==> 08-04: inputs <==
==> flow/design.v <==
`timescale 1ns/10ps
module  SOBEL(clk,reset,busy,ready,iaddr,idata,cdata_rd,cdata_wr,caddr_rd,caddr_wr,cwr,crd,csel	);
	input clk,reset;
	input ready;
	input [7:0] idata;
	input [7:0] cdata_rd;
	output reg busy;
	output reg [16:0] iaddr;
	output reg [7:0] cdata_wr;
	output [15:0] caddr_rd;
	output reg [15:0] caddr_wr;
	output reg cwr;
	output crd;
	output reg [1:0] csel;
	assign caddr_rd = 16'd0;
	assign crd = 1'b0;
	localparam IDLE = 2'd0, READ = 2'd1, WRITE = 2'd2, DONE = 2'd3;
	reg [1:0] state;
	reg [3:0] count;
	reg [16:0] count_iaddr;    
	reg [16:0] w_count;        
	reg [71:0] pixel_value;    
	reg [7:0] sobel_x;
	wire [71:0] win = {idata, pixel_value[63:0]};
	wire [7:0] p0 = win[7:0],   p1 = win[15:8],  p2 = win[23:16];
	wire [7:0] p3 = win[31:24], p5 = win[47:40];
	wire [7:0] p6 = win[55:48], p7 = win[63:56], p8 = win[71:64];
	wire signed [11:0] gx = $signed({4'b0, p0}) + $signed({3'b0, p3, 1'b0}) + $signed({4'b0, p6})
	                      - $signed({3'b0, p5, 1'b0}) - $signed({4'b0, p2}) - $signed({4'b0, p8});
	wire signed [11:0] gy_r = $signed({4'b0, pixel_value[7:0]}) + $signed({3'b0, pixel_value[15:8], 1'b0}) + $signed({4'b0, pixel_value[23:16]})
	                        - $signed({3'b0, pixel_value[63:56], 1'b0}) - $signed({4'b0, pixel_value[55:48]}) - $signed({4'b0, pixel_value[71:64]});
	function [7:0] clamp(input signed [11:0] v);
		if (v > 255) clamp = 8'd255;
		else if (v < 0) clamp = 8'd0;
		else clamp = v[7:0];
	endfunction
	wire [8:0] temp_combine = sobel_x + cdata_wr + 9'd1;
	always @(posedge clk)
	begin
		if (reset) begin
			state <= IDLE;
			busy <= 1'b0;
			cwr <= 1'b0;
			csel <= 2'b00;
			count <= 4'd0;
			iaddr <= 17'd0;
			count_iaddr <= 17'd0;
			w_count <= 17'd0;
			caddr_wr <= 16'd0;
			cdata_wr <= 8'd0;
		end
		else begin
			case (state)
			IDLE: begin
				if (ready) begin
					busy <= 1'b1;
					state <= READ;
					count <= 4'd0;
					count_iaddr <= 17'd0;
					iaddr <= 17'd0;
					w_count <= 17'd0;
				end
			end
			READ: begin
				pixel_value[count*8 +: 8] <= idata;
				if (count == 4'd8) begin
					cwr <= 1'b1;
					csel <= 2'b01;
					cdata_wr <= clamp(gx);
					sobel_x <= clamp(gx);
					caddr_wr <= w_count[15:0];
					state <= WRITE;
				end
				else begin
					if (count == 4'd2 || count == 4'd5)
						iaddr <= iaddr + 17'd256;
					else
						iaddr <= iaddr + 17'd1;
					count <= count + 4'd1;
				end
			end
			WRITE: begin
				if (csel == 2'b01) begin
					csel <= 2'b10;
					cdata_wr <= clamp(gy_r);
				end
				else if (csel == 2'b10) begin
					csel <= 2'b11;
					cdata_wr <= temp_combine[8:1];
				end
				else begin
					cwr <= 1'b0;
					csel <= 2'b00;
					count <= 4'd0;
					w_count <= w_count + 17'd1;
					if (w_count == 17'd65535) begin
						busy <= 1'b0;
						state <= DONE;
					end
					else begin
						state <= READ;
						if (count_iaddr % 258 == 255) begin
							count_iaddr <= count_iaddr + 17'd3;
							iaddr <= count_iaddr + 17'd3;
						end
						else begin
							count_iaddr <= count_iaddr + 17'd1;
							iaddr <= count_iaddr + 17'd1;
						end
					end
				end
			end
			default: ;
			endcase
		end
	end
endmodule
==> flow/run.sh <==
#!/bin/bash
# the make line also repeats each setting of config.mk as NAME=value (left out here)
make -C /OpenROAD-flow-scripts/flow DESIGN_CONFIG=/design/flow/config.mk WORK_HOME=/design/flow/orfs CLKGATE_MAP_FILE= finish
==> flow/config.mk <==
export PLATFORM = sky130hd
export DESIGN_NAME = SOBEL
export DESIGN_NICKNAME = SOBEL
export VERILOG_FILES = /design/flow/design.v
export SDC_FILE = /design/flow/constraint.sdc
export NUM_CORES = 4
export LEC_CHECK = 0
export ABC_AREA = 1
export CAP_MARGIN = 0
export CORE_MARGIN = 2
export CORE_UTILIZATION = 72
export CTS_CLUSTER_SIZE = 11
export PLACE_DENSITY = 0.42
export SLEW_MARGIN = 20
==> flow/constraint.sdc <==
create_clock -name core_clock -period 8.57 [get_ports {clk}]
set_input_delay 1.7140 -clock core_clock [delete_from_list [all_inputs] [get_ports {clk}]]
set_output_delay 1.7140 -clock core_clock [all_outputs]
set_load 0.01 [all_outputs]
==> 12-10: changes against 08-04 <==
Settings changed: ABC_AREA 1 to default, CAP_MARGIN 0 to 20, CORE_UTILIZATION 72 to 66, CTS_CLUSTER_SIZE 11 to default, PLACE_DENSITY 0.42 to default.
==> flow/constraint.sdc (replaced) <==
create_clock -name core_clock -period 7.95 [get_ports {clk}]
set_input_delay 1.5900 -clock core_clock [delete_from_list [all_inputs] [get_ports {clk}]]
set_output_delay 1.5900 -clock core_clock [all_outputs]
set_load 0.01 [all_outputs]
==> comparison table <==
metric	12-10	08-04
Post-layout period usage of the worst path	111%	107%
Buf/Inv on CP	3	12
Data buffer area share	14.2%	10.4%
Result of the run	failed layout checks	failed layout checks
Layout check failures	setup timing	setup timing
Routed via count divided by cell count	6.30	6.50
Worst min-delay path endpoint	caddr_wr[12]	cwr
Met1 capacity usage during global routing	47.6%	46.4%
Setup slack after layout	-887 ps	-592 ps
Wire length per cell	18.8 um	20.1 um
OpenROAD warning count	44	42
Placement Cell Area	14,500 um2	14,300 um2


==> 07-03: inputs <==
// SOBEL: RTL as listed in full above, without the edits since
make LEC_CHECK=0 ABC_AREA=1 CAP_MARGIN=20 CORE_MARGIN=2 CORE_UTILIZATION=72 CTS_CLUSTER_DIAMETER=231 CTS_CLUSTER_SIZE=34 HOLD_SLACK_MARGIN=0.29 PLACE_DENSITY_LB_ADDON=0.19 SETUP_SLACK_MARGIN=-0.56 SLEW_MARGIN=20 finish   # period 7.24 ns
run.sh (not shown) runs the stock make flow with config.mk's settings and CLKGATE_MAP_FILE=.
==> inputs of 05-15, as changes to 07-03 <==
ABC_AREA = unset   (was 1)
CTS_CLUSTER_DIAMETER = unset   (was 231)
CTS_CLUSTER_SIZE = unset   (was 34)
HOLD_SLACK_MARGIN = unset   (was 0.29)
PLACE_DENSITY = 0.75   (was unset)
PLACE_DENSITY_LB_ADDON = unset   (was 0.19)
SETUP_SLACK_MARGIN = unset   (was -0.56)
==> flow/constraint.sdc (replaced) <==
create_clock -name core_clock -period 8.76 [get_ports {clk}]
set_input_delay 1.7520 -clock core_clock [delete_from_list [all_inputs] [get_ports {clk}]]
set_output_delay 1.7520 -clock core_clock [all_outputs]
set_load 0.01 [all_outputs]
==> inputs of 05-05, as changes to 07-03 <==
CORE_UTILIZATION = 70   (was 72)
CTS_CLUSTER_DIAMETER = unset   (was 231)
CTS_CLUSTER_SIZE = unset   (was 34)
HOLD_SLACK_MARGIN = unset   (was 0.29)
PLACE_DENSITY_LB_ADDON = unset   (was 0.19)
SETUP_SLACK_MARGIN = 1.89   (was -0.56)
==> flow/constraint.sdc (replaced) <==
create_clock -name core_clock -period 9.87 [get_ports {clk}]
set_input_delay 1.9740 -clock core_clock [delete_from_list [all_inputs] [get_ports {clk}]]
set_output_delay 1.9740 -clock core_clock [all_outputs]
set_load 0.01 [all_outputs]
==> results <==
| metric | 05-05 | 07-03 | 05-15 |
|---|---|---|---|
| Sequential cell count of the final layout | 158 | - | 158 |
| Final RePlAce weighted congestion | 0.926 | 0.897 | 0.940 |
| Slew Limit Fails | 0 | - | 0 |
| Highest routed metal layer | met5 | - | met5 |
| Rows | 49 | 48 | 47 |
| Minimum setup slack in the final design | -0.467 ns | - | -1.46 ns |
| Count of inserted antenna diode cells | 2 | - | 5 |
| Chip area | 0.0196 mm2 | 0.0190 mm2 | 0.0182 mm2 |
| Yosys aoi share | 15.0% | 15.0% | 21.6% |
| Status | complete, but fails checks | did not finish | complete, but fails checks |
| Failing step | - | 5_1_grt | - |
| Reasons for failing layout checks | setup timing | - | setup timing |
| Number of buffer and inverter instances along the worst setup path | 7 | - | 10 |
| Total of plain and repair buffers excluding clock buffers | 176 | - | 233 |
| DR WL/cell | 22.2 um | - | 28.6 um |
| Crit path arrival time | 10.69 ns | - | 10.61 ns |
| Latency at later pin | 0.44 ns | - | 0.47 ns |
| CP max FO | 8 | - | 8 |
| Post-CTS setup repair buffer count | 64 | 44 | 11 |
| Startpoint of the most critical register-to-register path | count_iaddr[11]$_SDFFE_PP0P_ | - | count_iaddr[10]$_SDFFE_PP0P_ |
| Launch point of the critical path | count_iaddr[11]$_SDFFE_PP0P_ | - | count_iaddr[10]$_SDFFE_PP0P_ |
| Clock tree cell share of total cell area | 3.51% | - | 3.95% |
| Number of logic gates | 1274 | - | 1084 |
| Count of filler cells inserted in the layout | 765 | - | 533 |
| Mean area per synthesized cell | 7.37 um2 | 7.37 um2 | 8.70 um2 |
